==> design.v <==
`timescale 1ns / 1ps
module cordic_advanced #(
    parameter DATA_WIDTH = 18,           
    parameter ANGLE_WIDTH = 32,          
    parameter ITERATIONS = 18,           
    parameter PIPELINE_STAGES = 18       
)(
    input  wire                         clk,
    input  wire                         rst_n,
    input  wire                         enable,
    input  wire signed [DATA_WIDTH-1:0] x_in,
    input  wire signed [DATA_WIDTH-1:0] y_in,
    input  wire signed [ANGLE_WIDTH-1:0] z_in,           
    input  wire                         data_valid_in,
    output wire                         data_ready_out,
    output wire signed [DATA_WIDTH:0]   x_out,
    output wire signed [DATA_WIDTH:0]   y_out,
    output wire signed [ANGLE_WIDTH-1:0] z_out,
    output wire                         data_valid_out,
    input  wire                         data_ready_in,
    output wire                         overflow,
    output wire [15:0]                  iterations_count,
    output wire [31:0]                  throughput_counter
);
    localparam real CORDIC_GAIN = 1.646760258121;
    localparam signed [DATA_WIDTH-1:0] K_INVERSE = 
        (DATA_WIDTH == 16) ? 16'd19898 :
        (DATA_WIDTH == 18) ? 18'd79593 :
        (DATA_WIDTH == 20) ? 20'd318371 : 16'd19898;
    function [ANGLE_WIDTH-1:0] atan_lut;
        input integer idx;
        begin
            case(idx)
                0:  atan_lut = 32'h20000000;   
                1:  atan_lut = 32'h12E4051E;   
                2:  atan_lut = 32'h09FB385B;   
                3:  atan_lut = 32'h051111D4;   
                4:  atan_lut = 32'h028B0D43;   
                5:  atan_lut = 32'h0145D7E1;   
                6:  atan_lut = 32'h00A2F61E;   
                7:  atan_lut = 32'h00517C55;   
                8:  atan_lut = 32'h0028BE53;   
                9:  atan_lut = 32'h00145F2E;   
                10: atan_lut = 32'h000A2F98;   
                11: atan_lut = 32'h000517CC;   
                12: atan_lut = 32'h00028BE6;   
                13: atan_lut = 32'h000145F3;   
                14: atan_lut = 32'h0000A2F9;
                15: atan_lut = 32'h0000517D;
                16: atan_lut = 32'h000028BE;
                17: atan_lut = 32'h0000145F;
                18: atan_lut = 32'h00000A2F;
                19: atan_lut = 32'h00000518;
                20: atan_lut = 32'h0000028C;
                21: atan_lut = 32'h00000146;
                22: atan_lut = 32'h000000A3;
                23: atan_lut = 32'h00000051;
                24: atan_lut = 32'h00000028;
                25: atan_lut = 32'h00000014;
                26: atan_lut = 32'h0000000A;
                27: atan_lut = 32'h00000005;
                28: atan_lut = 32'h00000002;
                29: atan_lut = 32'h00000001;
                default: atan_lut = 32'h00000000;
            endcase
        end
    endfunction
    reg signed [DATA_WIDTH:0]   x_pipe [0:PIPELINE_STAGES];
    reg signed [DATA_WIDTH:0]   y_pipe [0:PIPELINE_STAGES];
    reg signed [ANGLE_WIDTH-1:0] z_pipe [0:PIPELINE_STAGES];
    reg                         valid_pipe [0:PIPELINE_STAGES];
    reg [15:0] iteration_counter;
    reg [31:0] throughput_cnt;
    reg        overflow_flag;
    assign data_ready_out = enable;
    assign data_valid_out = valid_pipe[PIPELINE_STAGES];
    assign iterations_count = iteration_counter;
    assign throughput_counter = throughput_cnt;
    assign overflow = overflow_flag;
    wire [1:0] quadrant;
    assign quadrant = z_in[ANGLE_WIDTH-1:ANGLE_WIDTH-2];
    always @(posedge clk or negedge rst_n) begin
        if (!rst_n) begin
            x_pipe[0] <= 0;
            y_pipe[0] <= 0;
            z_pipe[0] <= 0;
            valid_pipe[0] <= 0;
        end else if (enable && data_valid_in) begin
            valid_pipe[0] <= 1'b1;
            case (quadrant)
                2'b00, 2'b11: begin   
                    x_pipe[0] <= {x_in[DATA_WIDTH-1], x_in};
                    y_pipe[0] <= {y_in[DATA_WIDTH-1], y_in};
                    z_pipe[0] <= z_in;
                end
                2'b01: begin   
                    x_pipe[0] <= -{y_in[DATA_WIDTH-1], y_in};
                    y_pipe[0] <= {x_in[DATA_WIDTH-1], x_in};
                    z_pipe[0] <= {2'b00, z_in[ANGLE_WIDTH-3:0]};
                end
                2'b10: begin   
                    x_pipe[0] <= {y_in[DATA_WIDTH-1], y_in};
                    y_pipe[0] <= -{x_in[DATA_WIDTH-1], x_in};
                    z_pipe[0] <= {2'b11, z_in[ANGLE_WIDTH-3:0]};
                end
            endcase
        end else if (enable) begin
            valid_pipe[0] <= 0;
        end
    end
    genvar i;
    generate
        for (i = 0; i < PIPELINE_STAGES; i = i + 1) begin : cordic_pipeline
            wire decision_sign;
            wire signed [DATA_WIDTH:0] x_shifted, y_shifted;
            assign x_shifted = x_pipe[i] >>> i;
            assign y_shifted = y_pipe[i] >>> i;
            assign decision_sign = z_pipe[i][ANGLE_WIDTH-1];
            always @(posedge clk or negedge rst_n) begin
                if (!rst_n) begin
                    x_pipe[i+1] <= 0;
                    y_pipe[i+1] <= 0;
                    z_pipe[i+1] <= 0;
                    valid_pipe[i+1] <= 0;
                end else if (enable) begin
                    valid_pipe[i+1] <= valid_pipe[i];
                    if (valid_pipe[i]) begin
                        if (decision_sign) begin   
                            x_pipe[i+1] <= x_pipe[i] + y_shifted;
                            y_pipe[i+1] <= y_pipe[i] - x_shifted;
                            z_pipe[i+1] <= z_pipe[i] + atan_lut(i);
                        end else begin   
                            x_pipe[i+1] <= x_pipe[i] - y_shifted;
                            y_pipe[i+1] <= y_pipe[i] + x_shifted;
                            z_pipe[i+1] <= z_pipe[i] - atan_lut(i);
                        end
                    end else begin
                        x_pipe[i+1] <= x_pipe[i];
                        y_pipe[i+1] <= y_pipe[i];
                        z_pipe[i+1] <= z_pipe[i];
                    end
                end
            end
        end
    endgenerate
    assign x_out = x_pipe[PIPELINE_STAGES];
    assign y_out = y_pipe[PIPELINE_STAGES];
    assign z_out = z_pipe[PIPELINE_STAGES];
    always @(posedge clk or negedge rst_n) begin
        if (!rst_n) begin
            overflow_flag <= 0;
        end else begin
            if (valid_pipe[PIPELINE_STAGES]) begin
                overflow_flag <= (x_pipe[PIPELINE_STAGES] == {1'b1, {DATA_WIDTH{1'b0}}}) ||
                                 (y_pipe[PIPELINE_STAGES] == {1'b1, {DATA_WIDTH{1'b0}}});
            end
        end
    end
    always @(posedge clk or negedge rst_n) begin
        if (!rst_n) begin
            iteration_counter <= 0;
            throughput_cnt <= 0;
        end else begin
            if (data_valid_in && enable)
                iteration_counter <= iteration_counter + 1;
            if (data_valid_out && data_ready_in)
                throughput_cnt <= throughput_cnt + 1;
        end
    end
endmodule
module cordic_sincos #(
    parameter DATA_WIDTH = 18,
    parameter ANGLE_WIDTH = 32,
    parameter PIPELINE_STAGES = 18
)(
    input  wire                         clk,
    input  wire                         rst_n,
    input  wire                         enable,
    input  wire signed [ANGLE_WIDTH-1:0] angle,
    input  wire                         angle_valid,
    output wire                         angle_ready,
    output wire signed [DATA_WIDTH:0]   cos_out,
    output wire signed [DATA_WIDTH:0]   sin_out,
    output wire                         result_valid,
    input  wire                         result_ready
);
    localparam signed [DATA_WIDTH-1:0] K_INV = 
        (DATA_WIDTH == 16) ? 16'd19898 :
        (DATA_WIDTH == 18) ? 18'd79593 :
        (DATA_WIDTH == 20) ? 20'd318371 : 16'd19898;
    wire overflow;
    wire [15:0] iter_count;
    wire [31:0] throughput;
    cordic_advanced #(
        .DATA_WIDTH(DATA_WIDTH),
        .ANGLE_WIDTH(ANGLE_WIDTH),
        .ITERATIONS(PIPELINE_STAGES),
        .PIPELINE_STAGES(PIPELINE_STAGES)
    ) cordic_core (
        .clk(clk),
        .rst_n(rst_n),
        .enable(enable),
        .x_in(K_INV),
        .y_in({DATA_WIDTH{1'b0}}),
        .z_in(angle),
        .data_valid_in(angle_valid),
        .data_ready_out(angle_ready),
        .x_out(cos_out),
        .y_out(sin_out),
        .z_out(),
        .data_valid_out(result_valid),
        .data_ready_in(result_ready),
        .overflow(overflow),
        .iterations_count(iter_count),
        .throughput_counter(throughput)
    );
endmodule
==> run.sh <==
#!/bin/bash
# the make line also repeats each setting of config.mk as NAME=value (left out here)
make -C /OpenROAD-flow-scripts/flow DESIGN_CONFIG=/design/flow/config.mk WORK_HOME=/design/flow/orfs CLKGATE_MAP_FILE= finish
==> config.mk <==
export PLATFORM = sky130hd
export DESIGN_NAME = cordic_advanced
export DESIGN_NICKNAME = cordic_advanced
export VERILOG_FILES = /design/flow/design.v
export SDC_FILE = /design/flow/constraint.sdc
export NUM_CORES = 4
export LEC_CHECK = 0
export ABC_AREA = 1
export CAP_MARGIN = 20
export CORE_MARGIN = 2
export CORE_UTILIZATION = 66
export CTS_CLUSTER_DIAMETER = 166
export CTS_CLUSTER_SIZE = 99
export PLACE_DENSITY = 0.42
export SETUP_SLACK_MARGIN = 0.29
export SLEW_MARGIN = 20
export TNS_END_PERCENT = 10
==> constraint.sdc <==
create_clock -name core_clock -period 2.2 [get_ports {clk}]
set_input_delay 0.4400 -clock core_clock [delete_from_list [all_inputs] [get_ports {clk}]]
set_output_delay 0.4400 -clock core_clock [all_outputs]
set_load 0.01 [all_outputs]
==> flow_summary.yaml, run 1 <==
# generated from flow reports
yosys:
  synthSimpleGateAreaFrac: 0.318
  ys_sh_aoi: 0.185
  adder_share: 0.122
  yosysMostFrequentCell: "nand2_1"
  ys.flops: 1398
  yosysWarnings: 5
  fp_nets: 23100
  netlist_area_sq_um: 139000
  yosysCellCount: 21700
  xor_share: 0.0388
  yosys-top-cells-count: "6347 x nand2_1, 2483 x inv_1, 1968 x a21oi_1"
  seq_area_frac_synth: 0.252
  synth_cell_types: 61
  logic_family: "simple AND/OR/NAND/NOR gates"
  synthTopCellsByArea: "dfrtp_1 25%, nand2_1 17%, ha_1 11%, a21oi_1 7.1%, inv_1 6.7%"
  ys_async_sr_fraction: 1.00
  top_area_frac: 0.252
  avgSynthCellArea_sq_um: 6.39
  mux_share: 0.0000811
  yosys_most_used_dff: "dfrtp_1"
  ys_chip_area_sq_um: 139000
  edf_count: 0
  synth_area_leader_cell: "dfrtp_1"
  syn_inst: 21700
placed_design:
  portBuffers: 193
  gp_congestion: 1.14
  place_area_sq_um: 182000
  place_hpwl_microns: 446000
  dp.cells: 29000
  pre_cts_slack_ns: -0.973
clock_network:
  cts_sinks: 1398
  cts.path.max_buffers: 3
  cts_made_buffers: 37
  root_buffer: "clkbuf_16"
  htreeDepth: 2
floorplan:
  fp_util: 0.663
  die_area_sq_um: 214000
  row_count: 168
  die_y_microns: 463
  core_area_sq_um: 209000
  die-width_microns: 463
  io-pin-count: 194
global_route:
  grt_overflow: 231
  grtUsageTotal: 0.729
outcome:
  status: "did not finish"
  stop_stage: "global routing (5_1_grt)"
  tool.error: "[ERROR GRT-0116] Global routing finished with congestion. Check the congestion regions in the DRC Viewer."
-- metal layers --
layer / overflow / global-route usage
met5: 4 / 0.270
met4: 110 / 0.671
met3: 15 / 0.550
met2: 101 / 0.910
met1: 1 / 0.752
-- timing repair --
action / 4_1_cts
pin swaps: 757
setup buffers: 200
endpoints found under the hold margin: 394
setup endpoints to repair: 1245
gates resized: 1535
hold buffers: 2
==> run 2, diff against run 1 <==
Settings changed: ABC_AREA 1 to not set, CORE_UTILIZATION 66 to 72, CTS_CLUSTER_DIAMETER 166 to 98, CTS_CLUSTER_SIZE 99 to not set, PLACE_DENSITY 0.42 to not set, SETUP_SLACK_MARGIN 0.29 to not set, TNS_END_PERCENT 10 to not set.
Clock period 2.2 ns to 1.58 ns, I/O delays scaled along.
==> run 2 against run 1 <==
The run fails in detailed placement (3_5_place_dp). Die area down 18%. Synthesized cell count fell by 31%. Synthesized area decreased by 11%.
==> flow_summary.yaml, run 2 <==
# generated from flow reports
yosys:
  synth_area_leader_cell: "dfrtp_1"
  ys_chip_area_sq_um: 124000
  yosys_most_used_dff: "dfrtp_1"
  yosys-top-cells-count: "2076 x a21oi_1, 1896 x nor2_1, 1398 x dfrtp_1"
  yosysMostFrequentCell: "a21oi_1"
  mux_share: 0.0716
  ys.flops: 1398
  xor_share: 0.0908
  top_area_frac: 0.282
  synthTopCellsByArea: "dfrtp_1 28%, ha_1 13%, a21oi_1 8.4%, xnor2_1 6.4%, mux2i_1 6.3%"
  yosysWarnings: 5
  logic_family: "AND-OR/OR-AND gates"
  fp_nets: 16300
  synth_cell_types: 98
  netlist_area_sq_um: 124000
  syn_inst: 14900
  ys_async_sr_fraction: 1.00
  avgSynthCellArea_sq_um: 8.30
  yosysCellCount: 14900
  ys_sh_aoi: 0.228
  seq_area_frac_synth: 0.282
  edf_count: 0
  synthSimpleGateAreaFrac: 0.154
  adder_share: 0.137
floorplan:
  core_area_sq_um: 171000
  die-width_microns: 419
  die_y_microns: 419
  io-pin-count: 194
  die_area_sq_um: 175000
  row_count: 152
  fp_util: 0.723
placed_design:
  gp_congestion: 1.11
  portBuffers: 193
outcome:
  tool.error: "[ERROR DPL-0033] detailed placement checks failed during check placement."
  stop_stage: "detailed placement (3_5_place_dp)"
  status: "did not finish"
==> run 2: metrics by stage <==
step,std cells,hold slack (ns)
floorplan,14900,0.0204
global placement,21700,0.314
==> run 3, diff against run 2 <==
Settings changed: ABC_AREA set to 1, CAP_MARGIN 20 to 15, CORE_UTILIZATION 72 to 20, CTS_CLUSTER_DIAMETER 98 to not set, CTS_CLUSTER_SIZE set to 88, GPL_TIMING_DRIVEN set to 0, MAX_ROUTING_LAYER set to met4, MIN_ROUTING_LAYER set to met1, PLACE_DENSITY set to 0.66, SETUP_SLACK_MARGIN set to 0.16.
Clock period 1.58 ns to 3.87 ns, I/O delays scaled along.
==> run 3 against run 2 <==
Now fails the layout checks on negative setup slack. Synthesized cell count rose by 46%. Die area rose to 4.0 times the previous value. Synthesized area rose by 12%.
==> flow_summary.yaml, run 3 <==
# implementation run metrics
yosys:
  xor_share: 0.0388
  ys_async_sr_fraction: 1.00
  syn_inst: 21700
  synth_area_leader_cell: "dfrtp_1"
  synth_cell_types: 61
  seq_area_frac_synth: 0.252
  ys.flops: 1398
  edf_count: 0
  fp_nets: 23100
  adder_share: 0.122
  ys_chip_area_sq_um: 139000
  logic_family: "simple AND/OR/NAND/NOR gates"
  synthTopCellsByArea: "dfrtp_1 25%, nand2_1 17%, ha_1 11%, a21oi_1 7.1%, inv_1 6.7%"
  avgSynthCellArea_sq_um: 6.39
  yosysCellCount: 21700
  top_area_frac: 0.252
  synthSimpleGateAreaFrac: 0.318
  netlist_area_sq_um: 139000
  yosys-top-cells-count: "6347 x nand2_1, 2483 x inv_1, 1968 x a21oi_1"
  mux_share: 0.0000811
  yosys_most_used_dff: "dfrtp_1"
  ys_sh_aoi: 0.185
  yosysMostFrequentCell: "nand2_1"
  yosysWarnings: 5
timing:
  setup_viol: 1
  hold_viol_final: 0
  finalClockPeriodUsage: 1.02
  relSlewSlack: 0.115
  worst_slack_ns: -0.0891
  rsz0062_at_grt: "true"
  max_freq_mhz: 253
  fin_skew_ns: 0.0653
  whs_ns: 0.364
  tightest_slew_ns: 1.33
  slew_viol_final: 0
  period_minus_slack_ns: 3.96
placed_design:
  gp_congestion: 1.06
  dp.cells: 31300
  portBuffers: 191
  place_area_sq_um: 155000
  place_hpwl_microns: 621000
  pre_cts_slack_ns: -1.12
setup_path:
  crit_cells: 7
  worstSetupPathType: "input pin to flop"
  cp_max_fo: 13
  r2r-end: "z_pipe[15][8]"
  startpoint: "enable"
  cp_num_buf_inv: 5
  slowest_delay_ns: 0.82
  crit_arrival_ns: 4.84
  cp-endpoint: "z_pipe[4][31]"
  rrSetupSlack_ns: 0.13
  crit_family: "buffers and inverters"
  cp_cell_sequence: "buf_4 > buf_2 > clkbuf_4 > buf_4 > clkbuf_4 > o21ai_0 > nand2_1"
  crit_path_start_kind: "input pin"
  cp-end-kind: "flop"
  crit_required_ns: 4.75
  reg2reg_depth: 14
  crit_slowest_cell: "buf_2"
  worstReg2RegStart: "z_pipe[14][31]"
worst_hold_path:
  hold_end: "iteration_counter[3]"
  hold_path.class: "input pin to flop"
  min_from: "enable"
  whs_path_depth: 4
routing:
  wl_per_cell_microns: 23.9
  drtPass1Iterations: 9
  vias: 161000
  drcViolationCount: 0
  drtIter0Drc: 20100
  wirelength_microns: 759000
  drtAntennaViolNets: 0
  via_per_inst: 5.06
floorplan:
  io-pin-count: 194
  row_count: 306
  die-width_microns: 837
  fp_util: 0.200
  die_area_sq_um: 701000
  core_area_sq_um: 693000
  die_y_microns: 837
global_route:
  grt_pass1_vias: 147000
  grt_antenna_before_repair: 100
  grt_pass1_wl_microns: 1060000
  grt_max_degree: 145
  grtUsageTotal: 0.211
  grt_overflow: 0
clock_network:
  root_buffer: "clkbuf_16"
  cts_sinks: 1398
  cts_tree: "done"
  clk_transition_reported_paths_ns: 0.06
  cts.path.max_buffers: 4
  clock_latency_ns: 0.98
  cts_made_buffers: 177
  htreeDepth: 4
layout:
  num-nets-final: 23600
  syn2layout_area_growth_pct: 16.8
  fin_cells: 31700
  final_cell_area_sq_um: 162000
  post-route-util: 0.234
  fillers: 78400
flow_run:
  warnings: 146
  drv_cap: 0
outcome:
  so_faults: "negative setup slack"
  status: "failed layout checks"
-- run 3: timing repair --
item,4_1_cts,5_1_grt
endpoints found under the setup margin,619,414
hold buffers,1,0
pin swaps,1,7
cloned,0,1
endpoints found under the hold margin,100,0
setup buffers,0,14
resized,214,304
-- run 3: area by class of cell --
class	instances	area, sq um	share of cell area
diodes	134	335	0.00207
clock buffers	230	4880	0.0301
inverters	2510	9460	0.0583
well taps	9240	11600	0.0713
flip-flops and latches	1398	35000	0.216
repair buffers	288	4030	0.0248
plain buffers	563	2620	0.0161
multi-input cells	17300	93100	0.574
clock inverters	91	1290	0.00794
-- run 3: routing by layer --
metal,vias up,wire length (microns),global-route usage
met5,-,0,-
met1,76700,314000,0.271
met2,8641,313000,0.303
li1,73700,-,-
met3,1604,81400,0.0497
met4,0,50700,0.121
-- run 3: stage by stage --
| step | TNS (ns) |
|---|---|
| floorplan | 0 |
| global placement | - |
| detailed placement | -344.20 |
| CTS | 0 |
| global route | 0 |
| finish | -0.0891 |
==> run 4, diff against run 3 <==
Settings changed: ABC_AREA 1 to not set, CAP_MARGIN 15 to 20, CELL_PAD_IN_SITES_GLOBAL_PLACEMENT set to 3, CORE_UTILIZATION 20 to 15, CTS_CLUSTER_SIZE 88 to 84, GPL_TIMING_DRIVEN 0 to 1, HOLD_SLACK_MARGIN set to -0.07, MIN_ROUTING_LAYER met1 to met2, PLACE_DENSITY 0.66 to not set, PLACE_DENSITY_LB_ADDON set to 0.17, SETUP_SLACK_MARGIN 0.16 to 1.02.
Clock period 3.87 ns to 6.37 ns, I/O delays scaled along.
==> run 4 against run 3 <==
Now clean on timing, DRC and antenna. Critical path depth increased by 9. Wire length decreased by 29%. Cell count decreased by 18%. Register-to-register slack improved by 1.6 ns. Synthesized area decreased by 11%. Core utilization decreased by 5.6 points. Global-route usage decreased by 1.6 points. Via count decreased by 4.5%.
==> flow_summary.yaml, run 4 <==
# implementation run metrics
outcome:
  status: "complete, no violations"
global_route:
  gr-usage-met1: 0
  grt_pass1_wl_microns: 784000
  busiest_layer: "met3"
  grt_pass1_vias: 176000
  grtUsageTotal: 0.196
  grt_antenna_before_repair: 10
  gr-usage-met3: 0.264
  grt_max_degree: 187
  grt_use_met2: 0.229
  grt_overflow: 0
placed_design:
  place_area_sq_um: 139000
  gp_congestion: 0.834
  pre_cts_slack_ns: 1.70
  place_hpwl_microns: 399000
  dp.cells: 25600
  portBuffers: 193
setup_path:
  worstReg2RegStart: "x_pipe[14][14]"
  crit_family: "AND-OR/OR-AND gates"
  crit_slowest_cell: "o21ai_0"
  cp-endpoint: "y_pipe[15][17]"
  crit_required_ns: 7.19
  worstSetupPathType: "flop to flop"
  startpoint: "x_pipe[14][14]"
  crit_cells: 16
  rrSetupSlack_ns: 1.71
  cp_max_fo: 5
  cp-end-kind: "flop"
  crit_arrival_ns: 5.48
  cpMostUsedCell: "ha_1"
  reg2reg_depth: 16
  cp_cell_sequence: "inv_1 > ha_1 > nand3_1 > ha_1 > inv_1 > o21ai_0 > ha_1 > o21a_1 > nor2_1 > a211oi_1 > nor3_1 > nor3_1 > a2111oi_0 > o2bb2ai_1 > xor2_1 > o221ai_1"
  crit_path_start_kind: "flop"
  slowest_delay_ns: 0.73
  cp_num_buf_inv: 2
  r2r-end: "y_pipe[15][17]"
timing:
  whs_ns: 0.316
  hold_viol_final: 0
  rsz0062_at_grt: "false"
  max_freq_mhz: 214
  fin_skew_ns: 0.0661
  slew_viol_final: 0
  relSlewSlack: 0.264
  fin_setup_tns_ns: 0
  tightest_slew_ns: 1.10
  finalClockPeriodUsage: 0.732
  period_minus_slack_ns: 4.66
  setup_viol: 0
  worst_slack_ns: 1.71
yosys:
  ys_async_sr_fraction: 1.00
  netlist_area_sq_um: 124000
  yosysWarnings: 5
  yosysMostFrequentCell: "a21oi_1"
  seq_area_frac_synth: 0.282
  top_area_frac: 0.282
  logic_family: "AND-OR/OR-AND gates"
  synthTopCellsByArea: "dfrtp_1 28%, ha_1 13%, a21oi_1 8.4%, xnor2_1 6.4%, mux2i_1 6.3%"
  synth_area_leader_cell: "dfrtp_1"
  yosysCellCount: 14900
  xor_share: 0.0908
  synth_cell_types: 98
  mux_share: 0.0716
  ys_chip_area_sq_um: 124000
  avgSynthCellArea_sq_um: 8.30
  syn_inst: 14900
  fp_nets: 16300
  ys.flops: 1398
  adder_share: 0.137
  ys_sh_aoi: 0.228
  synthSimpleGateAreaFrac: 0.154
  edf_count: 0
  yosys-top-cells-count: "2076 x a21oi_1, 1896 x nor2_1, 1398 x dfrtp_1"
  yosys_most_used_dff: "dfrtp_1"
worst_hold_path:
  hold_path.class: "input pin to async pin"
floorplan:
  die_area_sq_um: 833000
  fp_util: 0.151
  die-width_microns: 913
  row_count: 333
  core_area_sq_um: 823000
  io-pin-count: 194
  die_y_microns: 913
routing:
  wl_per_cell_microns: 20.6
  drtAntennaViolNets: 0
  drcViolationCount: 0
  drtPass1Iterations: 8
  via_per_inst: 5.90
  wirelength_microns: 536000
  vias: 153000
  drtIter0Drc: 13300
clock_network:
  cts_made_buffers: 210
  clk_transition_reported_paths_ns: 0.07
  root_buffer: "clkbuf_16"
  cts.path.max_buffers: 4
  htreeDepth: 4
  cts_sinks: 1398
  clock_latency_ns: 1.02
  cts_resized: 0
  cts_tree: "done"
  hold_buffers: 0
  postCtsSetupBuffers: 0
layout:
  final_cell_area_sq_um: 147000
  combGateArea_sq_um: 84500
  seqCellArea_sq_um: 35100
  fillers: 92400
  fin_cells: 26000
  syn2layout_area_growth_pct: 18.3
  num-nets-final: 16300
flow_run:
  warnings: 124
  drv_cap: 0
run 4: area by class of cell:
type	instances	area share
Antenna cell	66	0.00113
Clock buffer	287	0.0409
Clock inverter	101	0.0101
Inverter	559	0.0144
Multi-Input combinational cell	12300	0.576
Sequential cell	1398	0.239
Tap cell	10900	0.0930
Timing Repair Buffer	385	0.0251
run 4: metrics by stage:
| step | utilization |
|---|---|
| global route | 0.178 |
| floorplan | - |
| CTS | 0.178 |
| global placement | 0.169 |
| detailed placement | 0.169 |
| finish | 0.178 |
run 4: per-layer routing:
metal	up-vias	part of all wire
met3	1422	0.43
met1	55000	0
met4	0	0.029
met5	-	0
met2	43900	0.54
li1	53100	-
==> run 5, diff against run 4 <==
Settings changed: CELL_PAD_IN_SITES_DETAIL_PLACEMENT set to 1, CELL_PAD_IN_SITES_GLOBAL_PLACEMENT 3 to not set, CORE_MARGIN 2 to 10, CORE_UTILIZATION 15 to 72, CTS_CLUSTER_DIAMETER set to 358, CTS_CLUSTER_SIZE 84 to 69, GPL_ROUTABILITY_DRIVEN set to 0, GPL_TIMING_DRIVEN 1 to 0, HOLD_SLACK_MARGIN -0.07 to not set, MIN_ROUTING_LAYER met2 to not set, PLACE_DENSITY_LB_ADDON 0.17 to not set, SETUP_SLACK_MARGIN 1.02 to not set, SLEW_MARGIN 20 to 5.
Clock period 6.37 ns to 4.5 ns, I/O delays scaled along.
==> run 5 against run 4 <==
The run now fails in detailed placement (3_5_place_dp). Synthesized cell count did not move. Synthesized area unchanged. Die area is 77% lower.
==> flow_summary.yaml, run 5 <==
# generated from flow reports
outcome:
  status: "did not finish"
  stop_stage: "detailed placement (3_5_place_dp)"
  tool.error: "[ERROR DPL-0033] detailed placement checks failed during check placement."
yosys:
  syn_inst: 14900
  logic_family: "AND-OR/OR-AND gates"
  yosysWarnings: 5
  netlist_area_sq_um: 124000
  ys_async_sr_fraction: 1.00
  yosysMostFrequentCell: "a21oi_1"
  synthSimpleGateAreaFrac: 0.154
  yosys-top-cells-count: "2076 x a21oi_1, 1896 x nor2_1, 1398 x dfrtp_1"
  yosys_most_used_dff: "dfrtp_1"
  synth_area_leader_cell: "dfrtp_1"
  seq_area_frac_synth: 0.282
  edf_count: 0
  synth_cell_types: 98
  yosysCellCount: 14900
  top_area_frac: 0.282
  mux_share: 0.0716
  xor_share: 0.0908
  ys_sh_aoi: 0.228
  avgSynthCellArea_sq_um: 8.30
  synthTopCellsByArea: "dfrtp_1 28%, ha_1 13%, a21oi_1 8.4%, xnor2_1 6.4%, mux2i_1 6.3%"
  fp_nets: 16300
  adder_share: 0.137
  ys_chip_area_sq_um: 124000
  ys.flops: 1398
floorplan:
  row_count: 152
  die_area_sq_um: 189000
  io-pin-count: 194
  core_area_sq_um: 171000
  die-width_microns: 435
  fp_util: 0.723
  die_y_microns: 435
placed_design:
  portBuffers: 190
==> run 5: stage by stage <==
| step | setup slack, ns | std cells | hold slack [ns] | area (sq um) |
|---|---|---|---|---|
| after global placement | -58.60 | 17400 | 0.454 | 129000 |
| after floorplan | 0.397 | 14900 | 0.440 | 124000 |
==> run 6, diff against run 5 <==
Settings changed: ABC_AREA set to 1, CELL_PAD_IN_SITES_DETAIL_PLACEMENT 1 to not set, CORE_MARGIN 10 to 2, CTS_CLUSTER_DIAMETER 358 to 386, CTS_CLUSTER_SIZE 69 to 15, GPL_ROUTABILITY_DRIVEN 0 to not set, GPL_TIMING_DRIVEN 0 to not set, MAX_ROUTING_LAYER met4 to not set, PLACE_DENSITY_LB_ADDON set to 0.3, SETUP_SLACK_MARGIN set to 0.5, SLEW_MARGIN 5 to 20.
Clock period 4.5 ns to 1.88 ns, I/O delays scaled along.
==> run 6 against run 5 <==
The flow stops in clock tree synthesis (4_1_cts). Die area rose by 3.9%. Synthesized cell count up 46%. Synthesized area is 12% higher.
==> flow_summary.yaml, run 6 <==
# generated from flow reports
placed_design:
  portBuffers: 193
  pre_cts_slack_ns: -1.99
  place_hpwl_microns: 591000
  gp_congestion: 1.20
  place_area_sq_um: 184000
yosys:
  synth_area_leader_cell: "dfrtp_1"
  seq_area_frac_synth: 0.252
  yosysMostFrequentCell: "nand2_1"
  synth_cell_types: 61
  xor_share: 0.0388
  netlist_area_sq_um: 139000
  mux_share: 0.0000811
  yosys-top-cells-count: "6347 x nand2_1, 2483 x inv_1, 1968 x a21oi_1"
  ys_sh_aoi: 0.185
  ys_async_sr_fraction: 1.00
  adder_share: 0.122
  yosys_most_used_dff: "dfrtp_1"
  syn_inst: 21700
  edf_count: 0
  synthSimpleGateAreaFrac: 0.318
  synthTopCellsByArea: "dfrtp_1 25%, nand2_1 17%, ha_1 11%, a21oi_1 7.1%, inv_1 6.7%"
  yosysWarnings: 5
  fp_nets: 23100
  ys_chip_area_sq_um: 139000
  yosysCellCount: 21700
  logic_family: "simple AND/OR/NAND/NOR gates"
  ys.flops: 1398
  avgSynthCellArea_sq_um: 6.39
  top_area_frac: 0.252
floorplan:
  core_area_sq_um: 192000
  die_area_sq_um: 196000
  row_count: 161
  die_y_microns: 443
  die-width_microns: 443
  fp_util: 0.723
  io-pin-count: 194
outcome:
  status: "did not finish"
  tool.error: "[ERROR DPL-0038] Utilization greater than 100%, impossible to legalize"
  stop_stage: "clock tree synthesis (4_1_cts)"
==> run 6: through the flow <==
stage / instances / hold slack [ns]
3_5_place_dp: 28900 / 0.244
3_3_place_gp: 28900 / 0.241
2_1_floorplan: 21700 / 0.0804
==> run 7, diff against run 6 <==
Settings changed: ABC_AREA 1 to not set, CTS_CLUSTER_DIAMETER 386 to not set, CTS_CLUSTER_SIZE 15 to not set, PLACE_DENSITY set to 0.67, PLACE_DENSITY_LB_ADDON 0.3 to not set, SETUP_SLACK_MARGIN 0.5 to 0.53.
Clock period 1.88 ns to 3.69 ns, I/O delays scaled along.
==> run 7 against run 6 <==
The flow stops in global routing (5_1_grt). Synthesized cell count is 31% lower. Synthesized area is 11% lower. Die area is 11% lower.
==> flow_summary.yaml, run 7 <==
# generated from flow reports
floorplan:
  core_area_sq_um: 171000
  die-width_microns: 419
  io-pin-count: 194
  die_area_sq_um: 175000
  die_y_microns: 419
  fp_util: 0.723
  row_count: 152
outcome:
  status: "did not finish"
  stop_stage: "global routing (5_1_grt)"
  tool.error: "[ERROR GRT-0232] Routing congestion too high. Check the congestion heatmap in the GUI."
yosys:
  yosysMostFrequentCell: "a21oi_1"
  synthTopCellsByArea: "dfrtp_1 28%, ha_1 13%, a21oi_1 8.4%, xnor2_1 6.4%, mux2i_1 6.3%"
  ys_async_sr_fraction: 1.00
  synth_area_leader_cell: "dfrtp_1"
  ys_sh_aoi: 0.228
  yosysWarnings: 5
  adder_share: 0.137
  netlist_area_sq_um: 124000
  top_area_frac: 0.282
  fp_nets: 16300
  synthSimpleGateAreaFrac: 0.154
  logic_family: "AND-OR/OR-AND gates"
  ys_chip_area_sq_um: 124000
  synth_cell_types: 98
  syn_inst: 14900
  avgSynthCellArea_sq_um: 8.30
  yosys-top-cells-count: "2076 x a21oi_1, 1896 x nor2_1, 1398 x dfrtp_1"
  seq_area_frac_synth: 0.282
  ys.flops: 1398
  yosysCellCount: 14900
  yosys_most_used_dff: "dfrtp_1"
  edf_count: 0
  xor_share: 0.0908
  mux_share: 0.0716
clock_network:
  cts_sinks: 1398
  root_buffer: "clkbuf_16"
  cts.path.max_buffers: 3
  cts_made_buffers: 158
  htreeDepth: 4
placed_design:
  portBuffers: 193
  place_hpwl_microns: 285000
  gp_congestion: 1.01
global_route:
  grt_overflow: 85
  grtUsageTotal: 0.661
run 7: routing by layer:
metal,GRT overflow,track usage
met3,7,0.432
met4,47,0.659
met2,29,0.878
met5,2,0.243
met1,0,0.661
run 7: what timing repair did:
item / CTS
gates resized: 470
endpoints found under the setup margin: 538
pin swaps: 276
buffers inserted: 196
hold buffers: 1
gates cloned: 2
hold endpoints to repair: 42
run 7: per-stage QoR:
stage | std cells | instance area (sq um) | util | setup slack (ns) | hold slack (ns)
2_1_floorplan | 14900 | 126000 | - | 0.0262 | 0.440
3_3_place_gp | 17500 | 134000 | 0.779 | -0.146 | 0.453
3_5_place_dp | 17500 | 134000 | 0.779 | -0.150 | 0.458
4_1_cts | 18000 | 143000 | 0.834 | 0.138 | 0.386
==> run 8, diff against run 7 <==
Settings changed: CORE_UTILIZATION 72 to 40, PLACE_DENSITY 0.67 to not set, SETUP_SLACK_MARGIN 0.53 to 1.21.
Clock period 3.69 ns to 4.32 ns, I/O delays scaled along.
==> run 8 against run 7 <==
Now clean on timing, DRC and antenna. Synthesized cell count is the same. Synthesized area stayed put. Die area increased by 79%.
==> flow_summary.yaml, run 8 <==
# implementation run metrics
yosys:
  ys_sh_aoi: 0.228
  yosys-top-cells-count: "2076 x a21oi_1, 1896 x nor2_1, 1398 x dfrtp_1"
  synth_area_leader_cell: "dfrtp_1"
  seq_area_frac_synth: 0.282
  synthTopCellsByArea: "dfrtp_1 28%, ha_1 13%, a21oi_1 8.4%, xnor2_1 6.4%, mux2i_1 6.3%"
  logic_family: "AND-OR/OR-AND gates"
  mux_share: 0.0716
  synthSimpleGateAreaFrac: 0.154
  fp_nets: 16300
  yosys_most_used_dff: "dfrtp_1"
  ys_chip_area_sq_um: 124000
  yosysCellCount: 14900
  yosysWarnings: 5
  top_area_frac: 0.282
  avgSynthCellArea_sq_um: 8.30
  xor_share: 0.0908
  netlist_area_sq_um: 124000
  edf_count: 0
  yosysMostFrequentCell: "a21oi_1"
  adder_share: 0.137
  ys_async_sr_fraction: 1.00
  syn_inst: 14900
  synth_cell_types: 98
  ys.flops: 1398
setup_path:
  r2r-end: "x_pipe[18][17]"
  worstSetupPathType: "flop to flop"
  cp_num_buf_inv: 2
  crit_family: "AND-OR/OR-AND gates"
  cp_max_fo: 3
  slowest_delay_ns: 0.42
  reg2reg_depth: 15
  rrSetupSlack_ns: 0.78
  crit_path_start_kind: "flop"
  worstReg2RegStart: "z_pipe[17][31]"
  crit_slowest_cell: "dfrtp_2"
  cp-end-kind: "flop"
  cp-endpoint: "x_pipe[18][17]"
  crit_cells: 15
  crit_arrival_ns: 4.27
  startpoint: "z_pipe[17][31]"
  cp_cell_sequence: "clkinvlp_4 > buf_12 > mux2i_4 > ha_4 > a21o_1 > a21o_1 > a2111oi_4 > or3_4 > a31oi_4 > a211o_1 > a21oi_2 > o21bai_1 > a21oi_2 > xor2_1 > o221ai_1"
  crit_required_ns: 5.06
timing:
  setup_viol: 0
  tightest_slew_ns: 1.11
  rsz0062_at_grt: "true"
  fin_skew_ns: 0.0747
  relSlewSlack: 0.259
  hold_viol_final: 0
  finalClockPeriodUsage: 0.818
  max_freq_mhz: 283
  slew_viol_final: 0
  fin_setup_tns_ns: 0
  period_minus_slack_ns: 3.54
routing:
  drcViolationCount: 0
  vias: 115000
  drtAntennaViolNets: 0
  via_per_inst: 5.63
  drtIter0Drc: 6962
  wirelength_microns: 392000
  wl_per_cell_microns: 19.1
  drtPass1Iterations: 6
worst_hold_path:
  hold_path.class: "flop to flop"
  min_from: "throughput_cnt[31]"
  whs_path_depth: 1
  hold_end: "throughput_cnt[31]"
layout:
  num-nets-final: 17600
  fin_cells: 20500
  syn2layout_area_growth_pct: 31.6
  fillers: 27700
floorplan:
  die_y_microns: 561
  row_count: 204
  die-width_microns: 561
  core_area_sq_um: 309000
  io-pin-count: 194
  fp_util: 0.401
  die_area_sq_um: 314000
clock_network:
  root_buffer: "clkbuf_16"
  clk_transition_reported_paths_ns: 0.06
  clock_latency_ns: 0.90
  cts.path.max_buffers: 4
  cts_tree: "done"
  cts_made_buffers: 175
  htreeDepth: 4
  cts_sinks: 1398
global_route:
  grtUsageTotal: 0.233
  grt_pass1_vias: 110000
  grt_max_degree: 209
  grt_antenna_before_repair: 4
  grt_overflow: 0
  grt_pass1_wl_microns: 604000
placed_design:
  dp.cells: 18800
  portBuffers: 193
  place_hpwl_microns: 267000
  gp_congestion: 0.906
outcome:
  status: "complete, no violations"
flow_run:
  drv_cap: 0
  warnings: 115
-- run 8: cell type report --
| cell class | count | area [sq um] | share of cell area |
|---|---|---|---|
| repair inverters | 3 | 33.8 | 0.000207 |
| clock buffers | 232 | 4980 | 0.0305 |
| flip-flops and latches | 1398 | 35200 | 0.216 |
| diodes | 2 | 5.00 | 0.0000307 |
| inverters | 559 | 2270 | 0.0139 |
| multi-input cells | 12300 | 98200 | 0.602 |
| well taps | 4120 | 5150 | 0.0316 |
| clock inverters | 85 | 1260 | 0.00775 |
| repair buffers | 1746 | 16000 | 0.0979 |
-- run 8: timing repair --
action / 4_1_cts / 5_1_grt
pin swaps: 1029 / 1295
hold buffers: 1 / 0
hold endpoints to repair: 23 / 0
resized: 1406 / 1344
gates cloned: 14 / 7
setup endpoints to repair: 599 / 558
setup buffers: 842 / 467
-- run 8: stage by stage --
stage	worst slack, ns	area, sq um	hold slack [ns]	util
floorplan	0.656	127000	0.440	-
global placement	0.420	133000	0.457	0.432
detailed placement	0.405	133000	0.456	0.432
CTS	0.869	153000	0.403	0.496
global route	0.649	163000	0.462	0.528
finish	0.785	163000	0.466	0.528
-- run 8: layer usage --
metal / vias up / wire (microns) / global-route usage
li1: 56400 / - / -
met1: 55600 / 170000 / 0.299
met2: 2457 / 190000 / 0.402
met3: 784 / 15100 / 0.0221
met4: 2 / 16600 / 0.0881
met5: - / 13 / 0
==> run 9, diff against run 8 <==
Settings changed: ABC_AREA set to 1, CORE_UTILIZATION 40 to 72, CTS_CLUSTER_DIAMETER set to 166, CTS_CLUSTER_SIZE set to 99, HOLD_SLACK_MARGIN set to -0.07, PLACE_DENSITY set to 0.42, SETUP_SLACK_MARGIN 1.21 to 0.29, TNS_END_PERCENT set to 10.
Clock period 4.32 ns to 2.18 ns, I/O delays scaled along.
==> run 9 against run 8 <==
Synthesized cell count grew 46%. Synthesized area increased by 12%. The flow now stops in clock tree synthesis (4_1_cts). Die area down 37%.
==> flow_summary.yaml, run 9 <==
# generated from flow reports
yosys:
  ys_async_sr_fraction: 1.00
  xor_share: 0.0388
  seq_area_frac_synth: 0.252
  yosysWarnings: 5
  logic_family: "simple AND/OR/NAND/NOR gates"
  adder_share: 0.122
  netlist_area_sq_um: 139000
  yosys_most_used_dff: "dfrtp_1"
  ys_chip_area_sq_um: 139000
  syn_inst: 21700
  yosys-top-cells-count: "6347 x nand2_1, 2483 x inv_1, 1968 x a21oi_1"
  fp_nets: 23100
  avgSynthCellArea_sq_um: 6.39
  ys.flops: 1398
  yosysMostFrequentCell: "nand2_1"
  top_area_frac: 0.252
  synth_area_leader_cell: "dfrtp_1"
  synthSimpleGateAreaFrac: 0.318
  edf_count: 0
  mux_share: 0.0000811
  yosysCellCount: 21700
  synth_cell_types: 61
  synthTopCellsByArea: "dfrtp_1 25%, nand2_1 17%, ha_1 11%, a21oi_1 7.1%, inv_1 6.7%"
  ys_sh_aoi: 0.185
floorplan:
  die-width_microns: 443
  core_area_sq_um: 192000
  fp_util: 0.723
  row_count: 161
  die_y_microns: 443
  die_area_sq_um: 196000
  io-pin-count: 194
placed_design:
  portBuffers: 193
  place_hpwl_microns: 523000
  place_area_sq_um: 181000
  gp_congestion: 1.18
outcome:
  tool.error: "[ERROR DPL-0038] Utilization greater than 100%, impossible to legalize"
  stop_stage: "clock tree synthesis (4_1_cts)"
  status: "did not finish"
[run 9: per-stage QoR]
| stage | cells | hold WS [ns] | util | setup slack (ns) |
|---|---|---|---|---|
| 2_1_floorplan | 21700 | 0.140 | - | -0.460 |
| 3_3_place_gp | 28600 | 0.386 | 0.941 | -0.877 |
| 3_5_place_dp | 28600 | 0.384 | 0.941 | -1.18 |
==> run 10, diff against run 9 <==
Settings changed: ABC_AREA 1 to 0, CELL_PAD_IN_SITES_DETAIL_PLACEMENT set to 2, CELL_PAD_IN_SITES_GLOBAL_PLACEMENT set to 0, CORE_UTILIZATION 72 to 18, CTS_CLUSTER_DIAMETER 166 to not set, CTS_CLUSTER_SIZE 99 to 86, GPL_ROUTABILITY_DRIVEN set to 1, GPL_TIMING_DRIVEN set to 0, HOLD_SLACK_MARGIN -0.07 to not set, MAX_ROUTING_LAYER set to met5, PLACE_DENSITY 0.42 to not set, PLACE_DENSITY_LB_ADDON set to 0.09, SETUP_SLACK_MARGIN 0.29 to 1.94, TNS_END_PERCENT 10 to 90.
Clock period 2.18 ns to 7.43 ns, I/O delays scaled along.
==> run 10 against run 9 <==
The run now finishes clean. Synthesized area fell by 11%. Synthesized cell count fell by 31%. Die area rose to 3.5 times the previous value.
==> flow_summary.yaml, run 10 <==
# implementation run metrics
outcome:
  status: "complete, no violations"
setup_path:
  crit_cells: 15
  cp-endpoint: "y_pipe[8][17]"
  reg2reg_depth: 15
  startpoint: "z_pipe[7][31]"
  crit_slowest_cell: "dfrtp_2"
  crit_required_ns: 8.24
  worstSetupPathType: "flop to flop"
  crit_family: "AND-OR/OR-AND gates"
  crit_path_start_kind: "flop"
  cp_num_buf_inv: 2
  cp_cell_sequence: "clkbuf_1 > clkbuf_1 > mux2i_1 > ha_1 > nor2b_1 > o21a_1 > o21ai_1 > a211oi_1 > o31ai_1 > a21oi_1 > and4_1 > a2111oi_2 > o21ai_1 > xnor2_1 > o221ai_1"
  cp-end-kind: "flop"
  cp_max_fo: 12
  worstReg2RegStart: "z_pipe[7][31]"
  slowest_delay_ns: 0.66
  crit_arrival_ns: 6.04
  r2r-end: "y_pipe[8][17]"
  rrSetupSlack_ns: 2.20
yosys:
  ys_sh_aoi: 0.228
  yosysCellCount: 14900
  fp_nets: 16300
  syn_inst: 14900
  edf_count: 0
  yosysMostFrequentCell: "a21oi_1"
  synthSimpleGateAreaFrac: 0.154
  synth_area_leader_cell: "dfrtp_1"
  seq_area_frac_synth: 0.282
  yosys_most_used_dff: "dfrtp_1"
  ys_chip_area_sq_um: 124000
  yosys-top-cells-count: "2076 x a21oi_1, 1896 x nor2_1, 1398 x dfrtp_1"
  logic_family: "AND-OR/OR-AND gates"
  ys.flops: 1398
  synth_cell_types: 98
  ys_async_sr_fraction: 1.00
  top_area_frac: 0.282
  adder_share: 0.137
  xor_share: 0.0908
  netlist_area_sq_um: 124000
  avgSynthCellArea_sq_um: 8.30
  yosysWarnings: 5
  synthTopCellsByArea: "dfrtp_1 28%, ha_1 13%, a21oi_1 8.4%, xnor2_1 6.4%, mux2i_1 6.3%"
  mux_share: 0.0716
clock_network:
  cts_made_buffers: 201
  clk_transition_reported_paths_ns: 0.07
  htreeDepth: 4
  hold_buffers: 0
  cts_tree: "done"
  clock_latency_ns: 0.96
  cts_sinks: 1398
  root_buffer: "clkbuf_16"
  cts.path.max_buffers: 4
timing:
  setup_viol: 0
  hold_viol_final: 0
  period_minus_slack_ns: 5.23
  tightest_slew_ns: 1.20
  whs_ns: 0.357
  slew_viol_final: 0
  finalClockPeriodUsage: 0.703
  fin_skew_ns: 0.0525
  fin_setup_tns_ns: 0
  rsz0062_at_grt: "true"
  relSlewSlack: 0.187
  max_freq_mhz: 191
  worst_slack_ns: 2.20
routing:
  wl_per_cell_microns: 28.2
  drtPass1Iterations: 7
  vias: 119000
  drtAntennaViolNets: 0
  wirelength_microns: 701000
  drcViolationCount: 0
  via_per_inst: 4.78
  drtIter0Drc: 6991
worst_hold_path:
  hold_path.class: "input pin to async pin"
flow_run:
  warnings: 135
  drv_cap: 0
floorplan:
  fp_util: 0.181
  core_area_sq_um: 685000
  row_count: 304
  io-pin-count: 194
  die-width_microns: 834
  die_y_microns: 834
  die_area_sq_um: 695000
placed_design:
  gp_congestion: 0.834
  pre_cts_slack_ns: 1.42
  place_hpwl_microns: 570000
  portBuffers: 190
layout:
  num-nets-final: 16800
  syn2layout_area_growth_pct: 19.2
  fillers: 79400
global_route:
  grt_pass1_vias: 126000
  grt_antenna_before_repair: 106
  grtUsageTotal: 0.196
  grt_max_degree: 121
  grt_overflow: 0
  grt_pass1_wl_microns: 988000
run 10: cell type report:
cell class | instances | area, sq um | area share
multi-input combinational | 12300 | 84500 | 0.572
sequential | 1398 | 35000 | 0.237
tap | 9180 | 11500 | 0.0778
clock buffer | 275 | 5770 | 0.0391
timing repair buffer | 310 | 4630 | 0.0313
buffer | 636 | 2800 | 0.0190
inverter | 559 | 2110 | 0.0143
clock inverter | 93 | 1350 | 0.00916
antenna | 40 | 100 | 0.000678
timing repair inverter | 1 | 5.00 | 0.0000339
run 10: layer usage:
layer  up-vias  track usage  routed length [microns]
li1      54800            -                        -
met2      1857        0.331                   328000
met5         -            0                      112
met3       564       0.0168                    25100
met4        18       0.0453                    18600
met1     61400        0.271                   329000
run 10: what timing repair did:
action	in CTS	in global routing
endpoints found under the setup margin	51	43
cloned	1	0
gates resized	21	36
buffers inserted	0	2
run 10: through the flow:
step | std cells | util | cell area, sq um
after detailed placement | 24400 | 0.205 | 140000
after CTS | 24800 | 0.215 | 148000
after global routing | 24800 | 0.215 | 148000
final | 24800 | 0.216 | 148000
after global placement | 24300 | 0.200 | 137000
after floorplan | 14900 | - | 124000
==> run 11, diff against run 10 <==
Settings changed: ABC_AREA 0 to not set, CELL_PAD_IN_SITES_DETAIL_PLACEMENT 2 to not set, CELL_PAD_IN_SITES_GLOBAL_PLACEMENT 0 to not set, CORE_UTILIZATION 18 to 72, CTS_CLUSTER_DIAMETER set to 191, CTS_CLUSTER_SIZE 86 to 97, GPL_ROUTABILITY_DRIVEN 1 to not set, GPL_TIMING_DRIVEN 0 to not set, MAX_ROUTING_LAYER met5 to not set, PLACE_DENSITY set to 0.85, PLACE_DENSITY_LB_ADDON 0.09 to not set, SETUP_SLACK_MARGIN 1.94 to not set, TNS_END_PERCENT 90 to 10.
Clock period 7.43 ns to 3.01 ns, I/O delays scaled along.
==> run 11 against run 10 <==
The run now fails in global routing (5_1_grt). Synthesized area is the same. Synthesized cell count is the same. Die area shrank 75%.
==> flow_summary.yaml, run 11 <==
# generated from flow reports
outcome:
  status: "did not finish"
  stop_stage: "global routing (5_1_grt)"
  tool.error: "[ERROR GRT-0116] Global routing finished with congestion. Check the congestion regions in the DRC Viewer."
floorplan:
  io-pin-count: 194
  die_area_sq_um: 175000
  die-width_microns: 419
  fp_util: 0.723
  die_y_microns: 419
  core_area_sq_um: 171000
  row_count: 152
yosys:
  avgSynthCellArea_sq_um: 8.30
  ys_async_sr_fraction: 1.00
  top_area_frac: 0.282
  yosysMostFrequentCell: "a21oi_1"
  netlist_area_sq_um: 124000
  fp_nets: 16300
  syn_inst: 14900
  mux_share: 0.0716
  synth_area_leader_cell: "dfrtp_1"
  xor_share: 0.0908
  seq_area_frac_synth: 0.282
  edf_count: 0
  yosys-top-cells-count: "2076 x a21oi_1, 1896 x nor2_1, 1398 x dfrtp_1"
  ys_chip_area_sq_um: 124000
  synthTopCellsByArea: "dfrtp_1 28%, ha_1 13%, a21oi_1 8.4%, xnor2_1 6.4%, mux2i_1 6.3%"
  synth_cell_types: 98
  yosys_most_used_dff: "dfrtp_1"
  logic_family: "AND-OR/OR-AND gates"
  yosysWarnings: 5
  ys_sh_aoi: 0.228
  ys.flops: 1398
  adder_share: 0.137
  yosysCellCount: 14900
  synthSimpleGateAreaFrac: 0.154
placed_design:
  place_hpwl_microns: 320000
  portBuffers: 193
  gp_congestion: 1.07
  dp.cells: 19600
clock_network:
  cts_sinks: 1398
  cts_made_buffers: 23
  htreeDepth: 1
  root_buffer: "clkbuf_16"
  cts.path.max_buffers: 3
global_route:
  grt_overflow: 58
  grtUsageTotal: 0.688
## run 11: routing by layer
metal | GRT overflow | GRT usage
met1 | 0 | 0.689
met2 | 18 | 0.893
met3 | 5 | 0.484
met4 | 31 | 0.684
met5 | 4 | 0.225
## run 11: timing repair
action | 4_1_cts
setup buffers | 220
gates resized | 820
endpoints found under the hold margin | 75
pin swaps | 503
setup endpoints to repair | 670
hold buffers | 1
## run 11: per-stage QoR
step                      instance area, sq um  hold WS [ns]  worst slack, ns
after CTS                               156000         0.190           -0.556
after detailed placement                149000         0.459           -0.807
after global placement                  149000         0.456           -0.891
after floorplan                         125000         0.306           -0.663
==> run 12, diff against run 11 <==
Settings changed: CELL_PAD_IN_SITES_DETAIL_PLACEMENT set to 1, CORE_UTILIZATION 72 to 55, CTS_CLUSTER_DIAMETER 191 to 354, CTS_CLUSTER_SIZE 97 to 12, PLACE_DENSITY 0.85 to not set, PLACE_DENSITY_LB_ADDON set to 0.25, SETUP_SLACK_MARGIN set to 0.21, TNS_END_PERCENT 10 to not set.
Clock period 3.01 ns to 2.84 ns, I/O delays scaled along.
==> run 12 against run 11 <==
Synthesized area stayed put. Synthesized cell count stayed put. The flow stops in detailed placement (3_5_place_dp). Die area is 31% higher.
==> flow_summary.yaml, run 12 <==
# generated from flow reports
yosys:
  ys_async_sr_fraction: 1.00
  synthTopCellsByArea: "dfrtp_1 28%, ha_1 13%, a21oi_1 8.4%, xnor2_1 6.4%, mux2i_1 6.3%"
  yosysCellCount: 14900
  top_area_frac: 0.282
  ys.flops: 1398
  ys_chip_area_sq_um: 124000
  avgSynthCellArea_sq_um: 8.30
  yosys-top-cells-count: "2076 x a21oi_1, 1896 x nor2_1, 1398 x dfrtp_1"
  synth_cell_types: 98
  xor_share: 0.0908
  yosysWarnings: 5
  logic_family: "AND-OR/OR-AND gates"
  seq_area_frac_synth: 0.282
  edf_count: 0
  synthSimpleGateAreaFrac: 0.154
  fp_nets: 16300
  yosysMostFrequentCell: "a21oi_1"
  yosys_most_used_dff: "dfrtp_1"
  mux_share: 0.0716
  synth_area_leader_cell: "dfrtp_1"
  netlist_area_sq_um: 124000
  syn_inst: 14900
  adder_share: 0.137
  ys_sh_aoi: 0.228
floorplan:
  fp_util: 0.552
  die_area_sq_um: 229000
  core_area_sq_um: 224000
  row_count: 174
  die_y_microns: 479
  die-width_microns: 479
  io-pin-count: 194
outcome:
  status: "did not finish"
  tool.error: "[ERROR DPL-0033] detailed placement checks failed during check placement."
  stop_stage: "detailed placement (3_5_place_dp)"
placed_design:
  gp_congestion: 0.974
  portBuffers: 193
-- run 12: through the flow --
stage             hold WS, ns  setup WS [ns]
floorplan               0.272         -0.824
global placement        0.455         -0.711
==> run 13, diff against run 12 <==
Settings changed: CAP_MARGIN 20 to 15, CELL_PAD_IN_SITES_GLOBAL_PLACEMENT set to 3, CORE_ASPECT_RATIO set to 0.7, CORE_MARGIN 2 to 9, CORE_UTILIZATION 55 to 15, CTS_CLUSTER_DIAMETER 354 to not set, CTS_CLUSTER_SIZE 12 to 100, GPL_ROUTABILITY_DRIVEN set to 0, GPL_TIMING_DRIVEN set to 0, HOLD_SLACK_MARGIN set to 0.14, MAX_ROUTING_LAYER set to met4, MIN_ROUTING_LAYER set to met1, PLACE_DENSITY_LB_ADDON 0.25 to 0.18, SETUP_SLACK_MARGIN 0.21 to 0.66, SLEW_MARGIN 20 to 40, TNS_END_PERCENT set to 95.
Clock period 2.84 ns to 6.37 ns, I/O delays scaled along.
==> run 13 against run 12 <==
The run now finishes clean. Die area rose to 3.8 times the previous value. Synthesized cell count did not move. Synthesized area did not move.
==> flow_summary.yaml, run 13 <==
# implementation run metrics
setup_path:
  rrSetupSlack_ns: 0.85
  reg2reg_depth: 16
  crit_cells: 16
  cp_num_buf_inv: 3
  crit_path_start_kind: "flop"
  worstSetupPathType: "flop to flop"
  cp_max_fo: 14
  crit_family: "AND-OR/OR-AND gates"
  cp-end-kind: "flop"
  crit_slowest_cell: "xor2_1"
  cp-endpoint: "x_pipe[6][18]"
  slowest_delay_ns: 0.59
  crit_arrival_ns: 6.30
  worstReg2RegStart: "z_pipe[5][31]"
  cp_cell_sequence: "buf_12 > clkbuf_2 > clkbuf_2 > nor2_1 > xnor2_1 > ha_1 > nor4_1 > o21ai_0 > a311oi_2 > o2111ai_1 > o211ai_1 > o21ai_0 > xor2_1 > nand2_1 > xor2_1 > a21oi_1"
  startpoint: "z_pipe[5][31]"
  crit_required_ns: 7.15
  r2r-end: "x_pipe[6][18]"
global_route:
  busiest_layer: "met1"
  gr-usage-met3: 0.0179
  gr-usage-met1: 0.288
  grt_pass1_wl_microns: 1050000
  grt_pass1_vias: 118000
  grt_overflow: 0
  grt_max_degree: 94
  grt_use_met2: 0.242
  grt_antenna_before_repair: 174
  grtUsageTotal: 0.179
layout:
  syn2layout_area_growth_pct: 21.9
  seqCellArea_sq_um: 35000
  fin_cells: 26600
  num-nets-final: 16900
  final_cell_area_sq_um: 151000
  combGateArea_sq_um: 84700
  fillers: 96500
routing:
  drtPass1Iterations: 5
  vias: 118000
  wirelength_microns: 777000
  drtAntennaViolNets: 0
  drtIter0Drc: 9794
  via_per_inst: 4.44
  drcViolationCount: 0
  wl_per_cell_microns: 29.2
clock_network:
  cts_resized: 7
  hold_buffers: 0
  clk_transition_reported_paths_ns: 0.07
  clock_latency_ns: 0.94
  root_buffer: "clkbuf_16"
  cts_sinks: 1398
  cts_tree: "done"
  cts_made_buffers: 189
  cts.path.max_buffers: 4
  htreeDepth: 4
  postCtsSetupBuffers: 0
timing:
  finalClockPeriodUsage: 0.867
  rsz0062_at_grt: "true"
  relSlewSlack: 0.330
  fin_skew_ns: 0.0710
  slew_viol_final: 0
  worst_slack_ns: 0.845
  hold_viol_final: 0
  max_freq_mhz: 181
  period_minus_slack_ns: 5.52
  setup_viol: 0
  tightest_slew_ns: 0.999
  fin_setup_tns_ns: 0
yosys:
  logic_family: "AND-OR/OR-AND gates"
  ys_chip_area_sq_um: 124000
  ys_sh_aoi: 0.228
  seq_area_frac_synth: 0.282
  fp_nets: 16300
  adder_share: 0.137
  top_area_frac: 0.282
  synthSimpleGateAreaFrac: 0.154
  edf_count: 0
  synthTopCellsByArea: "dfrtp_1 28%, ha_1 13%, a21oi_1 8.4%, xnor2_1 6.4%, mux2i_1 6.3%"
  yosys_most_used_dff: "dfrtp_1"
  ys.flops: 1398
  synth_area_leader_cell: "dfrtp_1"
  avgSynthCellArea_sq_um: 8.30
  yosysWarnings: 5
  yosysCellCount: 14900
  ys_async_sr_fraction: 1.00
  yosysMostFrequentCell: "a21oi_1"
  xor_share: 0.0908
  syn_inst: 14900
  mux_share: 0.0716
  yosys-top-cells-count: "2076 x a21oi_1, 1896 x nor2_1, 1398 x dfrtp_1"
  synth_cell_types: 98
  netlist_area_sq_um: 124000
floorplan:
  io-pin-count: 194
  die_y_microns: 778
  die-width_microns: 1100
  row_count: 278
  core_area_sq_um: 821000
  fp_util: 0.151
  die_area_sq_um: 860000
placed_design:
  portBuffers: 190
  place_hpwl_microns: 649000
  dp.cells: 26200
  place_area_sq_um: 144000
  pre_cts_slack_ns: 0.376
flow_run:
  drv_cap: 0
  warnings: 89
outcome:
  status: "complete, no violations"
worst_hold_path:
  hold_path.class: "input pin to async pin"
==> run 13: layout make-up <==
class	count	share of cell area
clock buffer	261	0.0363
inverter	559	0.0140
antenna	80	0.00133
clock inverter	83	0.00790
multi-input combinational	12300	0.561
sequential	1398	0.232
buffer	636	0.0206
timing repair buffer	354	0.0364
tap	10900	0.0905
==> run 13: routing by layer <==
metal	up-vias	share of wire
li1	55000	-
met1	60400	0.55
met2	2480	0.39
met3	351	0.046
met4	0	0.013
met5	-	0
==> run 13: stage by stage <==
stage           util  hold WS (ns)
6_report       0.184         0.255
5_1_grt        0.184         0.211
4_1_cts        0.184         0.197
3_3_place_gp   0.170         0.464
2_1_floorplan      -         0.440
3_5_place_dp   0.175         0.461
==> run 14, diff against run 13 <==
Settings changed: CAP_MARGIN 15 to 20, CELL_PAD_IN_SITES_DETAIL_PLACEMENT 1 to not set, CELL_PAD_IN_SITES_GLOBAL_PLACEMENT 3 to not set, CORE_ASPECT_RATIO 0.7 to not set, CORE_MARGIN 9 to 2, CORE_UTILIZATION 15 to 72, CTS_CLUSTER_SIZE 100 to 25, GPL_ROUTABILITY_DRIVEN 0 to not set, GPL_TIMING_DRIVEN 0 to not set, HOLD_SLACK_MARGIN 0.14 to not set, MAX_ROUTING_LAYER met4 to not set, MIN_ROUTING_LAYER met1 to not set, PLACE_DENSITY_LB_ADDON 0.18 to not set, SETUP_SLACK_MARGIN 0.66 to not set, SLEW_MARGIN 40 to 20, TNS_END_PERCENT 95 to not set.
Clock period 6.37 ns to 3.6 ns, I/O delays scaled along.
==> run 14 against run 13 <==
Flip-flop count stayed put. Largest cell class unchanged. Via count up 4.6%. The layout now fails its checks (negative setup slack). Highest routed layer is now met5. Wire length shrank 47%.
==> flow_summary.yaml, run 14 <==
# implementation run metrics
yosys:
  yosysWarnings: 5
  ys_async_sr_fraction: 1.00
  ys_sh_aoi: 0.228
  adder_share: 0.137
  synthSimpleGateAreaFrac: 0.154
  fp_nets: 16300
  synth_cell_types: 98
  ys_chip_area_sq_um: 124000
  avgSynthCellArea_sq_um: 8.30
  netlist_area_sq_um: 124000
  yosys_most_used_dff: "dfrtp_1"
  synth_area_leader_cell: "dfrtp_1"
  mux_share: 0.0716
  logic_family: "AND-OR/OR-AND gates"
  seq_area_frac_synth: 0.282
  synthTopCellsByArea: "dfrtp_1 28%, ha_1 13%, a21oi_1 8.4%, xnor2_1 6.4%, mux2i_1 6.3%"
  yosysCellCount: 14900
  edf_count: 0
  yosysMostFrequentCell: "a21oi_1"
  ys.flops: 1398
  xor_share: 0.0908
  top_area_frac: 0.282
  syn_inst: 14900
  yosys-top-cells-count: "2076 x a21oi_1, 1896 x nor2_1, 1398 x dfrtp_1"
timing:
  max_freq_mhz: 263
  period_minus_slack_ns: 3.81
  worst_slack_ns: -0.208
  finalClockPeriodUsage: 1.06
  tightest_slew_ns: 1.23
  rsz0062_at_grt: "true"
  fin_setup_tns_ns: -1.34
  fin_skew_ns: 0.0379
  slew_viol_final: 0
  hold_viol_final: 0
  setup_viol: 22
  relSlewSlack: 0.177
setup_path:
  cp-end-kind: "flop"
  r2r-end: "x_pipe[18][18]"
  crit_slowest_cell: "fa_2"
  cp-endpoint: "x_pipe[18][18]"
  crit_family: "AND-OR/OR-AND gates"
  rrSetupSlack_ns: -0.21
  reg2reg_depth: 15
  crit_cells: 15
  crit_arrival_ns: 4.56
  cp_num_buf_inv: 2
  crit_required_ns: 4.36
  worstSetupPathType: "flop to flop"
  worstReg2RegStart: "z_pipe[17][31]"
  cp_cell_sequence: "clkinvlp_4 > mux2i_2 > buf_4 > fa_2 > a21o_1 > a21oi_2 > o21a_1 > a211oi_2 > nor2_1 > a211o_1 > o22ai_2 > o41ai_2 > xor2_1 > or3_1 > a31oi_1"
  crit_path_start_kind: "flop"
  cp_max_fo: 6
  startpoint: "z_pipe[17][31]"
  slowest_delay_ns: 0.42
global_route:
  grt_pass1_vias: 118000
  grt_antenna_before_repair: 3
  grtUsageTotal: 0.429
  grt_pass1_wl_microns: 614000
  grt_max_degree: 152
  grt_overflow: 0
outcome:
  so_faults: "negative setup slack"
  status: "failed layout checks"
routing:
  vias: 124000
  drtAntennaViolNets: 0
  wl_per_cell_microns: 22.5
  drtIter0Drc: 12800
  drtPass1Iterations: 14
  via_per_inst: 6.79
  drcViolationCount: 0
  wirelength_microns: 410000
  diodes: 0
placed_design:
  pre_cts_slack_ns: -0.327
  gp_congestion: 1.03
  portBuffers: 193
  place_hpwl_microns: 286000
  dp.cells: 17700
floorplan:
  io-pin-count: 194
  die-width_microns: 419
  die_y_microns: 419
  die_area_sq_um: 175000
  fp_util: 0.723
  core_area_sq_um: 171000
  row_count: 152
flow_run:
  warnings: 112
  drv_cap: 0
layout:
  syn2layout_area_growth_pct: 17.2
  fin_cells: 18200
  num-nets-final: 17200
clock_network:
  cts.path.max_buffers: 3
  clock_latency_ns: 0.84
  clk_transition_reported_paths_ns: 0.07
  cts_sinks: 1398
  cts_made_buffers: 159
  htreeDepth: 4
  root_buffer: "clkbuf_16"
  cts_tree: "done"
worst_hold_path:
  hold_end: "z_pipe[0][28]"
  hold_path.class: "input pin to flop"
  whs_path_depth: 3
  min_from: "z_in[28]"
==> run 14: cell type report <==
type	instances	area, sq um
Multi-Input combinational cell	12300	88400
Fill cell	9832	26100
Clock buffer	229	4690
Tap cell	2310	2890
Timing Repair Buffer	1340	11400
Sequential cell	1398	35000
Clock inverter	59	721
Inverter	559	2150
Timing Repair inverter	1	7.51
==> run 14: per-layer routing <==
metal	vias up	part of all wire	GRT usage
met2	6972	0.47	0.715
met4	8	0.093	0.315
met5	-	0.00015	0
met3	2459	0.081	0.0660
li1	55500	-	-
met1	58800	0.36	0.502
==> run 14: what timing repair did <==
action | CTS | global route
endpoints found under the setup margin | 99 | 293
gates cloned | 0 | 1
setup buffers | 29 | 169
endpoints found under the hold margin | 54 | 0
hold buffers | 1 | 0
pin swaps | 34 | 383
gates resized | 125 | 769
==> run 14: through the flow <==
step	utilization	instance area (sq um)	hold WS, ns
6_report	0.848	145000	0.401
5_1_grt	0.848	145000	0.409
4_1_cts	0.820	141000	0.374
3_5_place_dp	0.784	134000	0.457
3_3_place_gp	0.784	134000	0.454
2_1_floorplan	-	124000	0.424
